==> inputs of job 3794 <==
// top
module top(input clk, rst_raw, up, left, right, down, 
           input [15:0]switches, output dp,a,b,c,d,e,f,g, output [3:0]anode,
           output load_done, output reg fsm_done);
==> flow/config.mk <==
export PLATFORM = sky130hd
export DESIGN_NAME = top
export DESIGN_NICKNAME = top
export VERILOG_FILES = /design/flow/design.v
export SDC_FILE = /design/flow/constraint.sdc
export NUM_CORES = 4
export LEC_CHECK = 0
export CAP_MARGIN = 20
export CORE_MARGIN = 2
export CORE_UTILIZATION = 58
export CTS_CLUSTER_DIAMETER = 224
export GPL_ROUTABILITY_DRIVEN = 1
export MIN_ROUTING_LAYER = met1
export PLACE_DENSITY_LB_ADDON = 0.16
export SETUP_SLACK_MARGIN = 1.44
export SLEW_MARGIN = 30
==> flow/constraint.sdc <==
create_clock -name core_clock -period 6.21 [get_ports {clk}]
set_input_delay 1.2420 -clock core_clock [delete_from_list [all_inputs] [get_ports {clk}]]
set_output_delay 1.2420 -clock core_clock [all_outputs]
set_load 0.01 [all_outputs]
run.sh (not shown) runs the stock make flow with config.mk's settings and CLKGATE_MAP_FILE=.
==> job 9794: changes against job 3794 <==
==> flow/config.mk (replaced) <==
export PLATFORM = sky130hd
export DESIGN_NAME = top
export DESIGN_NICKNAME = top
export VERILOG_FILES = /design/flow/design.v
export SDC_FILE = /design/flow/constraint.sdc
export NUM_CORES = 4
export LEC_CHECK = 0
export CAP_MARGIN = 20
export CORE_MARGIN = 2
export CORE_UTILIZATION = 58
export CTS_CLUSTER_SIZE = 61
export HOLD_SLACK_MARGIN = -0.0
export MIN_ROUTING_LAYER = met2
export PLACE_DENSITY_LB_ADDON = 0.03
export SLEW_MARGIN = 5
==> flow/constraint.sdc (replaced) <==
create_clock -name core_clock -period 2.36 [get_ports {clk}]
set_input_delay 0.4720 -clock core_clock [delete_from_list [all_inputs] [get_ports {clk}]]
set_output_delay 0.4720 -clock core_clock [all_outputs]
set_load 0.01 [all_outputs]
==> job 3972: changes against job 3794 <==
==> flow/config.mk (replaced) <==
export PLATFORM = sky130hd
export DESIGN_NAME = top
export DESIGN_NICKNAME = top
export VERILOG_FILES = /design/flow/design.v
export SDC_FILE = /design/flow/constraint.sdc
export NUM_CORES = 4
export LEC_CHECK = 0
export ABC_AREA = 1
export CAP_MARGIN = 20
export CORE_MARGIN = 2
export CORE_UTILIZATION = 72
export CTS_CLUSTER_DIAMETER = 224
export CTS_CLUSTER_SIZE = 14
export GPL_ROUTABILITY_DRIVEN = 0
export HOLD_SLACK_MARGIN = 0.29
export MIN_ROUTING_LAYER = met1
export PLACE_DENSITY_LB_ADDON = 0.16
export SETUP_SLACK_MARGIN = 0.3
export SLEW_MARGIN = 40
==> flow/constraint.sdc (replaced) <==
create_clock -name core_clock -period 2.38 [get_ports {clk}]
set_input_delay 0.4760 -clock core_clock [delete_from_list [all_inputs] [get_ports {clk}]]
set_output_delay 0.4760 -clock core_clock [all_outputs]
set_load 0.01 [all_outputs]
==> summary.txt <==
run results: status=timing/DRC/antenna clean, Metal-1 WL=0 µm, CP top delay family=adder cells, synthesis area per yosys=0.01161 mm², top-count cell post-synth=nor2_1, P_clk=3890 µW, WS Path Type=reg2reg, synth cell count leaders=nor2_1 (154), dfxtp_1 (134), edfxtp_1 (92), post-route minimum period=2.297 ns
Source of the figures above: job 9794

==> summary.txt <==
run results: CP top delay family=AND-OR/OR-AND gates, top-count cell post-synth=nor2_1, MaxCap Viol Count=0, post-route minimum period=3.529 ns, WS Path Type=in2reg, synth cell count leaders=nor2_1 (154), dfxtp_1 (134), edfxtp_1 (92), P_clk=1400 µW, io pins=36, status=timing/DRC/antenna clean
Source of the figures above: job 3794

==> summary.txt <==
run results: CP top delay family=adder cells, post-route minimum period=2.221 ns, synthesis area per yosys=0.01135 mm², status=timing/DRC/antenna clean, Metal-1 WL=10,590 µm
Source of the figures above: job 3972


========
==> 03-27 <==
top again, from the RTL that the note above started with.
==> flow/config.mk <==
export PLATFORM = sky130hd
export DESIGN_NAME = top
export DESIGN_NICKNAME = top
export VERILOG_FILES = /design/flow/design.v
export SDC_FILE = /design/flow/constraint.sdc
export NUM_CORES = 4
export LEC_CHECK = 0
export ABC_AREA = 1
export CAP_MARGIN = 35
export CELL_PAD_IN_SITES_DETAIL_PLACEMENT = 1
export CELL_PAD_IN_SITES_GLOBAL_PLACEMENT = 2
export CORE_MARGIN = 4
export CORE_UTILIZATION = 40
export CTS_CLUSTER_SIZE = 65
export GPL_ROUTABILITY_DRIVEN = 0
export GPL_TIMING_DRIVEN = 0
export MIN_ROUTING_LAYER = met2
export PLACE_DENSITY_LB_ADDON = 0.04
export SLEW_MARGIN = 20
==> flow/constraint.sdc <==
create_clock -name core_clock -period 3.21 [get_ports {clk}]
set_input_delay 0.6420 -clock core_clock [delete_from_list [all_inputs] [get_ports {clk}]]
set_output_delay 0.6420 -clock core_clock [all_outputs]
set_load 0.01 [all_outputs]
==> 07-16: changes against 03-27 <==
==> flow/config.mk (replaced) <==
export PLATFORM = sky130hd
export DESIGN_NAME = top
export DESIGN_NICKNAME = top
export VERILOG_FILES = /design/flow/design.v
export SDC_FILE = /design/flow/constraint.sdc
export NUM_CORES = 4
export LEC_CHECK = 0
export CAP_MARGIN = 20
export CORE_MARGIN = 2
export CORE_UTILIZATION = 70
export CTS_CLUSTER_SIZE = 32
export SETUP_SLACK_MARGIN = 1.5
export SLEW_MARGIN = 20
==> flow/constraint.sdc (replaced) <==
create_clock -name core_clock -period 6.16 [get_ports {clk}]
set_input_delay 1.2320 -clock core_clock [delete_from_list [all_inputs] [get_ports {clk}]]
set_output_delay 1.2320 -clock core_clock [all_outputs]
set_load 0.01 [all_outputs]
==> qor summary <==
Total wire length after detailed routing: 03-27 28900 µm; 07-16 22800 µm
Largest fanout on the critical path: 03-27 10; 07-16 9
Amount of wire on met3 after detailed routing: 03-27 11600 µm; 07-16 922 µm
Design internal power: 03-27 8.37 mW; 07-16 4.49 mW
Outcome: 03-27 complete, no violations; 07-16 complete, no violations
Most common cell in the synthesized netlist: 03-27 sky130_fd_sc_hd__nand2_1; 07-16 sky130_fd_sc_hd__nor2_1
Post-route cell area: 03-27 13000 µm²; 07-16 12800 µm²
Comb. cell area: 03-27 5250 µm²; 07-16 5740 µm²
Proportion of final cell area spent on non-clock buffers: 03-27 3.67%; 07-16 2.71%
Net switching power of the design: 03-27 6.15 mW; 07-16 2.72 mW
Fill cells: 03-27 3339; 07-16 1112
Post-Syn Instances: 03-27 1361; 07-16 1177
Routed wirelength normalized by instance count: 03-27 15.9 µm; 07-16 16.0 µm
Standby leakage power: 03-27 5.66 nW; 07-16 5.20 nW
Number of global-route vias before repair: 03-27 14400; 07-16 8074
Largest net degree at the start of global routing: 03-27 14; 07-16 80
Count of unique library cells instantiated by Yosys: 03-27 47; 07-16 74
Count of instantiated cells in the yosys netlist: 03-27 1361; 07-16 1177
Register share after synthesis: 03-27 48.0%; 07-16 46.9%
Switching portion of total power: 03-27 42.4%; 07-16 37.8%
Power in sequential cells: 03-27 5.32 mW; 07-16 2.90 mW
Routed wire length on met2: 03-27 16300 µm; 07-16 10700 µm
Part of the power in registers: 03-27 36.6%; 07-16 40.2%
Netlist area before placement: 03-27 11400 µm²; 07-16 11600 µm²

========
==> v37 <==
top again, from the RTL that the note above started with.
## top
module top(input clk, rst_raw, up, left, right, down, 
           input [15:0]switches, output dp,a,b,c,d,e,f,g, output [3:0]anode,
           output load_done, output reg fsm_done);
clock: 10.0 ns
lec_check: 0
cap_margin: 10
cell_pad_in_sites_global_placement: 2
core_aspect_ratio: 0.95
core_margin: 8
core_utilization: 34
gpl_routability_driven: 1
max_routing_layer: met4
min_routing_layer: met1
setup_slack_margin: 2.97
slew_margin: 25
tns_end_percent: 45
==> v20 (differences from v37) <==
CAP_MARGIN = 20   (was 10)
CELL_PAD_IN_SITES_GLOBAL_PLACEMENT = not set   (was 2)
CORE_ASPECT_RATIO = not set   (was 0.95)
CORE_MARGIN = 2   (was 8)
CORE_UTILIZATION = 72   (was 34)
CTS_CLUSTER_SIZE = 14   (was not set)
GPL_ROUTABILITY_DRIVEN = not set   (was 1)
MAX_ROUTING_LAYER = not set   (was met4)
MIN_ROUTING_LAYER = not set   (was met1)
SETUP_SLACK_MARGIN = 1.5   (was 2.97)
SLEW_MARGIN = 20   (was 25)
TNS_END_PERCENT = not set   (was 45)
==> flow/constraint.sdc (replaced) <==
create_clock -name core_clock -period 6.16 [get_ports {clk}]
set_input_delay 1.2320 -clock core_clock [delete_from_list [all_inputs] [get_ports {clk}]]
set_output_delay 1.2320 -clock core_clock [all_outputs]
set_load 0.01 [all_outputs]
==> v11 (differences from v37) <==
CAP_MARGIN = 0   (was 10)
CELL_PAD_IN_SITES_GLOBAL_PLACEMENT = not set   (was 2)
CORE_ASPECT_RATIO = not set   (was 0.95)
CORE_MARGIN = 2   (was 8)
CORE_UTILIZATION = 71   (was 34)
CTS_CLUSTER_SIZE = 19   (was not set)
GPL_ROUTABILITY_DRIVEN = not set   (was 1)
MAX_ROUTING_LAYER = not set   (was met4)
MIN_ROUTING_LAYER = not set   (was met1)
SETUP_SLACK_MARGIN = -0.23   (was 2.97)
SLEW_MARGIN = 20   (was 25)
TNS_END_PERCENT = not set   (was 45)
==> flow/constraint.sdc (replaced) <==
create_clock -name core_clock -period 2.36 [get_ports {clk}]
set_input_delay 0.4720 -clock core_clock [delete_from_list [all_inputs] [get_ports {clk}]]
set_output_delay 0.4720 -clock core_clock [all_outputs]
set_load 0.01 [all_outputs]
==> comparison <==
Count of clock-buffer cells in the layout: v37 is higher than v20 (17).
Final area, lowest first: v20, v37, v11.
Non-clock buffer count: v20 < v37 < v11.
In flip-flop count, v20 and v37 do not differ.
Against v37, the final cell count of v20 is smaller by about 14%.
The lowest combinational power belongs to v37, the highest to v11.
v20 ran to the end with no violations. v11 finished with setup timing left. v37 went through all stages and came out clean.
Utilization, highest first: v11, v20, v37.

========
==> job 3970: inputs <==
top again, from the RTL that the note above started with.
Design top, start of the top module:
module top(input clk, rst_raw, up, left, right, down, 
           input [15:0]switches, output dp,a,b,c,d,e,f,g, output [3:0]anode,
           output load_done, output reg fsm_done);
==> flow/config.mk <==
export PLATFORM = sky130hd
export DESIGN_NAME = top
export DESIGN_NICKNAME = top
export VERILOG_FILES = /design/flow/design.v
export SDC_FILE = /design/flow/constraint.sdc
export NUM_CORES = 4
export LEC_CHECK = 0
export CAP_MARGIN = 0
export CELL_PAD_IN_SITES_GLOBAL_PLACEMENT = 2
export CORE_MARGIN = 8
export CORE_UTILIZATION = 40
export GPL_ROUTABILITY_DRIVEN = 0
export MAX_ROUTING_LAYER = met4
export MIN_ROUTING_LAYER = met2
export SLEW_MARGIN = 20
==> flow/constraint.sdc <==
create_clock -name core_clock -period 10.0 [get_ports {clk}]
set_input_delay 2.0000 -clock core_clock [delete_from_list [all_inputs] [get_ports {clk}]]
set_output_delay 2.0000 -clock core_clock [all_outputs]
set_load 0.01 [all_outputs]
==> job 1086: changes against job 3970 <==
Settings changed: CAP_MARGIN 0 to 20, CELL_PAD_IN_SITES_GLOBAL_PLACEMENT 2 to default, CORE_MARGIN 8 to 2, GPL_ROUTABILITY_DRIVEN 0 to default, MAX_ROUTING_LAYER met4 to default, MIN_ROUTING_LAYER met2 to default.
==> flow/constraint.sdc (replaced) <==
create_clock -name core_clock -period 4.25 [get_ports {clk}]
set_input_delay 0.8500 -clock core_clock [delete_from_list [all_inputs] [get_ports {clk}]]
set_output_delay 0.8500 -clock core_clock [all_outputs]
set_load 0.01 [all_outputs]
==> job 5320: changes against job 3970 <==
Settings changed: ABC_AREA from default to 1, CAP_MARGIN 0 to 35, CELL_PAD_IN_SITES_DETAIL_PLACEMENT from default to 1, CORE_MARGIN 8 to 2, CTS_CLUSTER_SIZE from default to 65, GPL_ROUTABILITY_DRIVEN 0 to default, GPL_TIMING_DRIVEN from default to 0, MAX_ROUTING_LAYER met4 to default, MIN_ROUTING_LAYER met2 to default, PLACE_DENSITY_LB_ADDON from default to 0.04.
==> flow/constraint.sdc (replaced) <==
create_clock -name core_clock -period 3.21 [get_ports {clk}]
set_input_delay 0.6420 -clock core_clock [delete_from_list [all_inputs] [get_ports {clk}]]
set_output_delay 0.6420 -clock core_clock [all_outputs]
set_load 0.01 [all_outputs]
==> job 9091: changes against job 3970 <==
Settings changed: CAP_MARGIN 0 to 20, CELL_PAD_IN_SITES_GLOBAL_PLACEMENT 2 to default, CORE_MARGIN 8 to 2, CORE_UTILIZATION 40 to 66, GPL_ROUTABILITY_DRIVEN 0 to default, MAX_ROUTING_LAYER met4 to default, MIN_ROUTING_LAYER met2 to default, SETUP_SLACK_MARGIN from default to 1.5.
==> flow/constraint.sdc (replaced) <==
create_clock -name core_clock -period 6.6 [get_ports {clk}]
set_input_delay 1.3200 -clock core_clock [delete_from_list [all_inputs] [get_ports {clk}]]
set_output_delay 1.3200 -clock core_clock [all_outputs]
set_load 0.01 [all_outputs]
==> summary of the runs <==
In flip-flop count, job 9091 and job 3970 do not differ. Area after synthesis: job 5320 is lower than job 1086 (2.2%). Between job 3970 and job 5320, the lower via count is in job 5320 (gap 27%, measured against job 5320). Clock power: job 3970 < job 9091 < job 1086 < job 5320. Between job 3970 and job 5320, the lower die size is in job 5320 (gap about 17%, measured against job 5320). In job 3970 the hold slack is worse than in job 1086, by 5.3 ps. In job 3970 the non-clock buffer count is higher than in job 1086, by 3.
==> figures <==
quantity	job 1086	job 5320	job 3970	job 9091
Final weighted congestion in routability-driven placement	0.770	0.775	-	0.818
Fill cell total of the finished layout	2659	3357	2749	1276
Number of global-route vias before repair	8113	9251	12.9k	8007
Part of the power in combinational logic	39.7%	42.8%	39.6%	39.5%
Clock tree buffer count of the final layout	39	45	45	33
Clk latency of the worst-skew pair	520 ps	530 ps	540 ps	510 ps
Count of TritonRoute iterations in the first routing pass	5	4	7	5
Pleak	5.24 nW	5.69 nW	5.27 nW	5.20 nW
Critical path destination	ddb.counter[9]	ram.mem[7][0]	cdb.counter[7]	cdb.counter[7]
XORs/XNORs by Area	4.07%	3.86%	4.07%	4.07%
Depth of the most critical reg-to-reg path	4	5	4	4
Fraction of the yosys area taken by sequential cells	46.9%	48.0%	46.9%	46.9%
Final std cell area, no fill	0.0131 sq mm	0.0130 sq mm	0.0132 sq mm	0.0128 sq mm
Biggest fanout along the worst timing path	9	10	9	9
And+or+nand+nor area frac	16.6%	22.2%	16.6%	16.6%
Outcome	timing/DRC/antenna clean	timing/DRC/antenna clean	timing/DRC/antenna clean	timing/DRC/antenna clean

========
==> inputs of run a <==
top again, from the RTL that the note above started with.
clock: 7.52 ns
lec_check: 0
abc_area: 1
cap_margin: 25
core_aspect_ratio: 1.42
core_margin: 5
core_utilization: 50
cts_cluster_diameter: 221
gpl_routability_driven: 0
gpl_timing_driven: 0
max_routing_layer: met4
min_routing_layer: met2
place_density_lb_addon: 0.16
setup_slack_margin: 1.44
slew_margin: 30
==> run b (differences from run a) <==
==> flow/config.mk (replaced) <==
export PLATFORM = sky130hd
export DESIGN_NAME = top
export DESIGN_NICKNAME = top
export VERILOG_FILES = /design/flow/design.v
export SDC_FILE = /design/flow/constraint.sdc
export NUM_CORES = 4
export LEC_CHECK = 0
export CAP_MARGIN = 0
export CORE_MARGIN = 2
export CORE_UTILIZATION = 72
export CTS_CLUSTER_SIZE = 19
export HOLD_SLACK_MARGIN = 0.24
export SLEW_MARGIN = 20
==> flow/constraint.sdc (replaced) <==
create_clock -name core_clock -period 2.36 [get_ports {clk}]
set_input_delay 0.4720 -clock core_clock [delete_from_list [all_inputs] [get_ports {clk}]]
set_output_delay 0.4720 -clock core_clock [all_outputs]
set_load 0.01 [all_outputs]
==> run c (differences from run a) <==
==> flow/config.mk (replaced) <==
export PLATFORM = sky130hd
export DESIGN_NAME = top
export DESIGN_NICKNAME = top
export VERILOG_FILES = /design/flow/design.v
export SDC_FILE = /design/flow/constraint.sdc
export NUM_CORES = 4
export LEC_CHECK = 0
export CAP_MARGIN = 20
export CORE_MARGIN = 2
export CORE_UTILIZATION = 71
export CTS_CLUSTER_SIZE = 19
export SLEW_MARGIN = 20
==> flow/constraint.sdc (replaced) <==
create_clock -name core_clock -period 3.39 [get_ports {clk}]
set_input_delay 0.6780 -clock core_clock [delete_from_list [all_inputs] [get_ports {clk}]]
set_output_delay 0.6780 -clock core_clock [all_outputs]
set_load 0.01 [all_outputs]
==> notes <==
Run c finished clean. Run b reached the layout checks and failed them: setup timing. Run a ran to the end with violations: DRC. Of run b and run c, run b has the higher total power (gap about 60%, measured against run c). Sequential power, lowest first: run a, run c, run b. Against run a, the design area of run b is higher by about 9%. Utilization: run b > run c > run a.
Power and IR drop assume default switching activity.
